==> run H: inputs <==
// lcd_top
module lcd_top(
  input clk,
  input rst,
  input PS2_CLK,
  input PS2_DATA,
  output [7:4] DB,
  output LCD_E,
  output LCD_RS,
  output LCD_RW,
  output [7:0] LED
  );
Settings: LEC_CHECK=0, ABC_AREA=0, CAP_MARGIN=20, CORE_MARGIN=10, CORE_UTILIZATION=37, CTS_CLUSTER_DIAMETER=329, GPL_TIMING_DRIVEN=1, MAX_ROUTING_LAYER=met4, PLACE_DENSITY_LB_ADDON=0.03, SETUP_SLACK_MARGIN=4.47, SLEW_MARGIN=20, TNS_END_PERCENT=15; clock period 19.1 ns.
run.sh (not shown) runs the stock make flow with config.mk's settings and CLKGATE_MAP_FILE=.
==> run M (differences from run H) <==
Settings changed: ABC_AREA 0 to default, CORE_MARGIN 10 to 2, CORE_UTILIZATION 37 to 66, CTS_CLUSTER_DIAMETER 329 to 204, GPL_TIMING_DRIVEN 1 to default, MAX_ROUTING_LAYER met4 to default, PLACE_DENSITY_LB_ADDON 0.03 to default, SETUP_SLACK_MARGIN 4.47 to default, TNS_END_PERCENT 15 to default.
==> flow/constraint.sdc (replaced) <==
create_clock -name core_clock -period 8.52 [get_ports {clk}]
set_input_delay 1.7040 -clock core_clock [delete_from_list [all_inputs] [get_ports {clk}]]
set_output_delay 1.7040 -clock core_clock [all_outputs]
set_load 0.01 [all_outputs]
==> qor summary <==
	run H	run M
Status	timing/DRC/antenna clean	timing/DRC/antenna clean
Met1 demand-to-capacity share in global routing	21.5%	47.1%
Switching share of power	21.2%	21.0%
Seq area share	53.2%	54.8%
Slowest library cell on the worst path	sky130_fd_sc_hd__buf_4	sky130_fd_sc_hd__ha_4
Total number of tap cells	873	511
Number of diodes added for antenna fixing	1	0
Area growth syn-to-layout	13.0%	9.73%
Effective utilization at floorplan	37.3%	66.7%
Area post-placement	26,200 µm²	25,600 µm²
Comb gate area	9450 µm²	9420 µm²
Lkg Pwr	0.00965 µW	0.00938 µW
Stages on worst setup path	3	6
GR met2 Demand/Resource	26.1%	44.2%
Setup crit start kind	input port	register
Endpoint of the worst hold path	LD1.S1.sr[3]	LD1.S2.sr[3]
Hpwl dp	39.9 mm	38.0 mm
Startpoint-to-endpoint class of the critical path	input port to asynchronous set/reset pin	register to register
Wire length the detailed router placed on met1	28.2 mm	24.8 mm

========
==> inputs of build 43 <==
Starting RTL as in the previous note.
clock: 8.19 ns
lec_check: 0
abc_area: 1
cap_margin: 20
core_aspect_ratio: 0.5
core_margin: 2
core_utilization: 72
cts_cluster_diameter: 400
cts_cluster_size: 10
hold_slack_margin: 0.29
place_density_lb_addon: 0.08
setup_slack_margin: -0.69
slew_margin: 40
==> build 77 (differences from build 43) <==
- ABC_AREA: 1 -> unset
- CORE_ASPECT_RATIO: 0.5 -> unset
- CTS_CLUSTER_DIAMETER: 400 -> 29
- CTS_CLUSTER_SIZE: 10 -> 26
- HOLD_SLACK_MARGIN: 0.29 -> unset
- PLACE_DENSITY_LB_ADDON: 0.08 -> 0.01
- SETUP_SLACK_MARGIN: -0.69 -> 2.35
- SLEW_MARGIN: 40 -> 20
==> trial 22 (differences from build 43) <==
- CORE_ASPECT_RATIO: 0.5 -> unset
- CTS_CLUSTER_DIAMETER: 400 -> 329
- CTS_CLUSTER_SIZE: 10 -> 17
- GPL_TIMING_DRIVEN: unset -> 1
- PLACE_DENSITY_LB_ADDON: 0.08 -> 0.03
- SETUP_SLACK_MARGIN: -0.69 -> 2.02
- SLEW_MARGIN: 40 -> 20
==> summary.txt <==
Implementation results

The flow ran to the end and the layout has no timing, DRC or antenna violations. Counting tap cells, the placed design contains a total of 3302 instances. The post-detailed-route wirelength per cell is around 26 microns. The final weighted congestion recorded by global placement is around 0.95. The overall power is 4.932 mW. Relative to the synthesized area, the layout overhead comes to 13.94%.

The number of buffers other than clock buffers in the final layout is 115. The via count of the first global-routing pass is ~22000. The reg-to-reg critical path endpoint is LC1.buffer_cmd.

The report counts max-capacitance violations totalling 0. The die is slightly below 200 microns tall. The group drawing the most power is sequential cells. The met1 layer usage reported by global route is 51.31%. The clock network takes up approximately 3.5% of total cell area after layout.
(the above is from trial 22)
==> summary.txt <==
Implementation summary

The flow did not finish. The flow halted during 5_1_grt. The tool reported: "[ERROR GRT-0232] Routing congestion too high. Check the congestion heatmap in the GUI".

The final weighted congestion recorded by global placement is about 0.92. The width of the die is around 190 microns. The synthesized design contains 288 enable-type register cells. The vertical die dimension is about 190 microns. Per the synth stats, the proportion of register bits with asynchronous set or reset is a little under half. The level count of the clock H-tree is 3. For met1 alone, demand over resource in global routing was roughly four fifths. Per the placement report, the placed cell count is between 2000 and 2500. The global routing usage on met3 is 61.61%.
(the above is from build 77)
==> summary.txt <==
Implementation results

The flow ran to the end and the layout has no timing, DRC or antenna violations. After detailed routing, the average wire length per cell comes to roughly 20 microns. The part of the power in registers is 52.6%.

The cell total after placement is 3327. The group drawing the most power is sequential cells. The overall power is approximately 5.5 mW. The number of violations of the max-capacitance limit is 0. The top fanout value on the critical path is about 44.

At the end of routability-driven placement, the weighted congestion stood at about 0.96. The clock network area share is under 10%. The signed area change from the synthesized netlist to the final layout is 8.874%.
(the above is from build 43)
Power is estimated from default activity; no workload was simulated.
